Design Calculator_top, start of the top module:
module Calculator_top(
    input wire [3:0] a, 
    input wire [3:0] b,
    input wire clk, 
    input wire rst, 
    input wire enter, 
    input wire back,
    input wire up, 
    input wire down,
    output wire [3:0] an, 
    output wire [7:0] seg,
    output reg bin_ind
);
Size: about 250 flip-flops, ~27 I/O pins, roughly 0.013 sq mm of cells after synthesis.
Settings: LEC_CHECK=0, CAP_MARGIN=20, CORE_MARGIN=2, CORE_UTILIZATION=68, CTS_CLUSTER_SIZE=39, SETUP_SLACK_MARGIN=-0.62, SLEW_MARGIN=20; clock period 11.7 ns.
run.sh (not shown) runs the stock make flow with config.mk's settings and CLKGATE_MAP_FILE=.
The first run finished with timing, DRC and antenna clean.
Change:
- CORE_UTILIZATION: 68 -> 66
- CTS_CLUSTER_SIZE: 39 -> unset
- SETUP_SLACK_MARGIN: -0.62 -> unset
- clock period: 11.7 -> 6.41 ns (I/O delays scaled with it)
Effect: The changed run finished but fails on negative setup slack. Routed wire length goes up by 9.9%. Setup slack degrades by 2.8 ns. Die area is higher by 2.9%. Hold slack hardly moves. Flip-flop count stays the same. Global-route usage is higher by 0.70 points. Clock-buffer cell count shrinks by 4. Clock power increases by 80%. Combinational power is higher to 3.3 times its value.
Change:
- CORE_UTILIZATION: 66 -> 68
- CTS_CLUSTER_SIZE: unset -> 50
- SETUP_SLACK_MARGIN: unset -> -0.62
- clock period: 6.41 -> 11.7 ns (I/O delays scaled with it)
This time the run finished clean. Worst setup slack is better by 2.8 ns. Sequential power went down by 45%. Clock skew is about the same. Area after synthesis is unchanged. Design area went down by 6.5%. Routed wire length went down by 9.0%. Die size went down by 2.9%.
Change:
- CORE_UTILIZATION: 68 -> 70
- CTS_CLUSTER_SIZE: 50 -> 39
What happened:
- The new run finished with timing, DRC and antenna clean
- clock power goes down by a little under a tenth
- clock skew barely changes
- wire length goes down slightly
- non-clock buffer count is unchanged
- die area goes down by a few percent
- setup slack improved by 0.074 ns
- via count goes down slightly
- design area goes down slightly
- worst hold slack got worse by 0.0069 ns
- power goes down by a few percent
Change:
- CORE_UTILIZATION: 70 -> 58
- CTS_CLUSTER_SIZE: 39 -> unset
- HOLD_SLACK_MARGIN: unset -> -0.1
- TNS_END_PERCENT: unset -> 5
- clock period: 11.7 -> 8.72 ns (I/O delays scaled with it)
The new run finished but fails on negative setup slack.
Register-to-register slack is worse by 1.4 ns.
Synthesized cell count is unchanged.
Critical path depth shrinks by 1.
Cell area grows by a few percent.

---

## oak
Calculator_top again, from the RTL that the note above started with.
Settings: LEC_CHECK=0, ABC_AREA=1, CAP_MARGIN=30, CORE_MARGIN=7, CORE_UTILIZATION=24, CTS_CLUSTER_SIZE=59, GPL_ROUTABILITY_DRIVEN=1, MIN_ROUTING_LAYER=met1, SLEW_MARGIN=20; clock period 6.52 ns.
In oak the implementation completed, yet the final layout does not meet the checks, the culprit being negative setup slack.
Setup changes, oak to pine
Settings: GPL_ROUTABILITY_DRIVEN no longer set, was 1; CORE_UTILIZATION now 68, was 24; MIN_ROUTING_LAYER no longer set, was met1; CTS_CLUSTER_SIZE no longer set, was 59; CAP_MARGIN now 20, was 30; CORE_MARGIN now 2, was 7; the clock period (ns, I/O delays scaled along) now 10.7, was 6.52.
[summary]
pine finished all stages; the layout is clean.
Relative to oak, the logic depth of the worst setup path including buffers measured on pine has increased slightly.
Power spent charging and discharging nets: pine vs oak down about 44%
Number of cell rows shrinks by more than a quarter when moving from oak to pine.
> inputs changed (pine -> birch)
Settings: changing CORE_UTILIZATION from 68 to 66; removing ABC_AREA (formerly 1); changing the clock period (ns, I/O delays scaled along) from 10.7 to 11.5.
==> results <==
Delta (birch minus pine): endpoint required time on the critical path has increased, met3 capacity usage during global routing climbed 0.33 points, global-route usage now smaller.
Input-level comparison between maple and birch:
Settings: CORE_UTILIZATION now 70, was 66; CTS_CLUSTER_DIAMETER now 101, previously not set; the clock period (ns, I/O delays scaled along) now 9.85, was 11.5.
Notes after the runs:
The final reports for maple and birch show estimated wirelength of the detail-placed design higher in the former.
maple gives more switching share of power than birch did.
The setup slack of maple is smaller than that of birch.
No crash in maple: every stage finished, but the layout fails its final checks due to negative setup slack.
Portion of total power attributed to the clock network (lower): maple
From birch to maple the numbers moved as follows: final hold slack now sits lower; setup fix buffers added after clock tree synthesis now sits higher.
Changes in cedar relative to maple:
Settings: CORE_UTILIZATION now 40, was 70; CTS_CLUSTER_DIAMETER no longer set, was 101; the clock period (ns, I/O delays scaled along) now 12.0, was 9.85.
cedar has completed all stages; timing, DRC and antenna checks passed.
Sort cedar and maple by clock share of power asc -> top: maple
Taking maple over cedar, the total routed wire length on the met1 layer ratio works out to 0.946.
Compared cedar vs maple, and global-route usage is down in cedar.
Group with the largest share of power: sequential cells -> maple, the clock network -> cedar
cedar vs maple — reported clock group power dropped by a little under 10%
cedar and maple ended up with roughly the same worst hold slack.
When cedar is set beside maple, its global-route wire length before repair turns out to be 0.67% smaller.

---

Calculator_top again, from the RTL that the note above started with.
==> flow/config.mk <==
export PLATFORM = sky130hd
export DESIGN_NAME = Calculator_top
export DESIGN_NICKNAME = Calculator_top
export VERILOG_FILES = /design/flow/design.v
export SDC_FILE = /design/flow/constraint.sdc
export NUM_CORES = 4
export LEC_CHECK = 0
export CAP_MARGIN = 20
export CELL_PAD_IN_SITES_DETAIL_PLACEMENT = 1
export CELL_PAD_IN_SITES_GLOBAL_PLACEMENT = 0
export CORE_MARGIN = 2
export CORE_UTILIZATION = 42
export GPL_TIMING_DRIVEN = 1
export MIN_ROUTING_LAYER = met2
export PLACE_DENSITY = 0.72
export SLEW_MARGIN = 40
==> flow/constraint.sdc <==
create_clock -name core_clock -period 14.4 [get_ports {clk}]
set_input_delay 2.8800 -clock core_clock [delete_from_list [all_inputs] [get_ports {clk}]]
set_output_delay 2.8800 -clock core_clock [all_outputs]
set_load 0.01 [all_outputs]
The starting point passed the timing, design-rule and antenna checks.
Rerun with:
==> flow/config.mk (replaced) <==
export PLATFORM = sky130hd
export DESIGN_NAME = Calculator_top
export DESIGN_NICKNAME = Calculator_top
export VERILOG_FILES = /design/flow/design.v
export SDC_FILE = /design/flow/constraint.sdc
export NUM_CORES = 4
export LEC_CHECK = 0
export ABC_AREA = 1
export CAP_MARGIN = 20
export CORE_MARGIN = 2
export CORE_UTILIZATION = 72
export CTS_CLUSTER_SIZE = 23
export SLEW_MARGIN = 20
==> flow/constraint.sdc (replaced) <==
create_clock -name core_clock -period 7.93 [get_ports {clk}]
set_input_delay 1.5860 -clock core_clock [delete_from_list [all_inputs] [get_ports {clk}]]
set_output_delay 1.5860 -clock core_clock [all_outputs]
set_load 0.01 [all_outputs]
Now the flow produced a layout that fails on negative setup slack.
Critical path depth rises by 15.
Power rose to 3.2 times its value.
Hold slack is worse by 0.0043 ns.
Utilization increases by 42 points.
Rerun with:
--- a/flow/config.mk
+++ b/flow/config.mk
@@ -6,8 +6,7 @@
 export NUM_CORES = 4
 export LEC_CHECK = 0
-export ABC_AREA = 1
 export CAP_MARGIN = 20
 export CORE_MARGIN = 2
-export CORE_UTILIZATION = 72
-export CTS_CLUSTER_SIZE = 23
+export CORE_UTILIZATION = 40
+export SETUP_SLACK_MARGIN = 2.96
 export SLEW_MARGIN = 20
==> flow/constraint.sdc (replaced) <==
create_clock -name core_clock -period 11.5 [get_ports {clk}]
set_input_delay 2.3000 -clock core_clock [delete_from_list [all_inputs] [get_ports {clk}]]
set_output_delay 2.3000 -clock core_clock [all_outputs]
set_load 0.01 [all_outputs]
This time the run produced a clean layout.
Synthesized cell count is lower by 12%.
Global-route usage goes down by 17 points.
Hold slack got worse by 0.013 ns.
Wire length fell by 29%.
Rerun with:
--- a/flow/config.mk
+++ b/flow/config.mk
@@ -9,4 +9,3 @@
 export CORE_MARGIN = 2
 export CORE_UTILIZATION = 40
-export SETUP_SLACK_MARGIN = 2.96
 export SLEW_MARGIN = 20
Result: Design area came out lower by a few percent. Via count came out lower slightly. Setup slack loses 1.0 ns. Power came out lower by a few percent. Combinational power came out lower by about a fifth.
Rerun with:
--- a/flow/config.mk
+++ b/flow/config.mk
@@ -6,6 +6,8 @@
 export NUM_CORES = 4
 export LEC_CHECK = 0
+export ABC_AREA = 1
 export CAP_MARGIN = 20
 export CORE_MARGIN = 2
-export CORE_UTILIZATION = 40
+export CORE_UTILIZATION = 72
+export CTS_CLUSTER_DIAMETER = 101
 export SLEW_MARGIN = 20
==> flow/constraint.sdc (replaced) <==
create_clock -name core_clock -period 8.13 [get_ports {clk}]
set_input_delay 1.6260 -clock core_clock [delete_from_list [all_inputs] [get_ports {clk}]]
set_output_delay 1.6260 -clock core_clock [all_outputs]
set_load 0.01 [all_outputs]
Now the flow produced a layout that fails on negative setup slack.
Setup slack degrades by 1.8 ns.
Via count went up by 20%.
Design area is higher by 4.2%.
Die size fell by 45%.
Wire length rises by 29%.
Rerun with:
--- a/flow/config.mk
+++ b/flow/config.mk
@@ -9,5 +9,5 @@
 export CAP_MARGIN = 20
 export CORE_MARGIN = 2
-export CORE_UTILIZATION = 72
-export CTS_CLUSTER_DIAMETER = 101
+export CORE_UTILIZATION = 65
+export CTS_CLUSTER_DIAMETER = 400
 export SLEW_MARGIN = 20
==> flow/constraint.sdc (replaced) <==
create_clock -name core_clock -period 6.41 [get_ports {clk}]
set_input_delay 1.2820 -clock core_clock [delete_from_list [all_inputs] [get_ports {clk}]]
set_output_delay 1.2820 -clock core_clock [all_outputs]
set_load 0.01 [all_outputs]
The changed run reached the layout checks and failed them: negative setup slack; routed wire length went down by about 14%; clock skew went down by 0.0059 ns; design area went up by about 0.7%; final cell count goes up by about 2.6%; worst hold slack improves by 0.0081 ns; register-to-register slack loses 0.49 ns; via count fell by about 7%; power came out higher by about 26%; critical path depth increases by 1; clock-buffer cell count fell by 6.
No activity file was given, so power comes from the tool's default toggle rates.
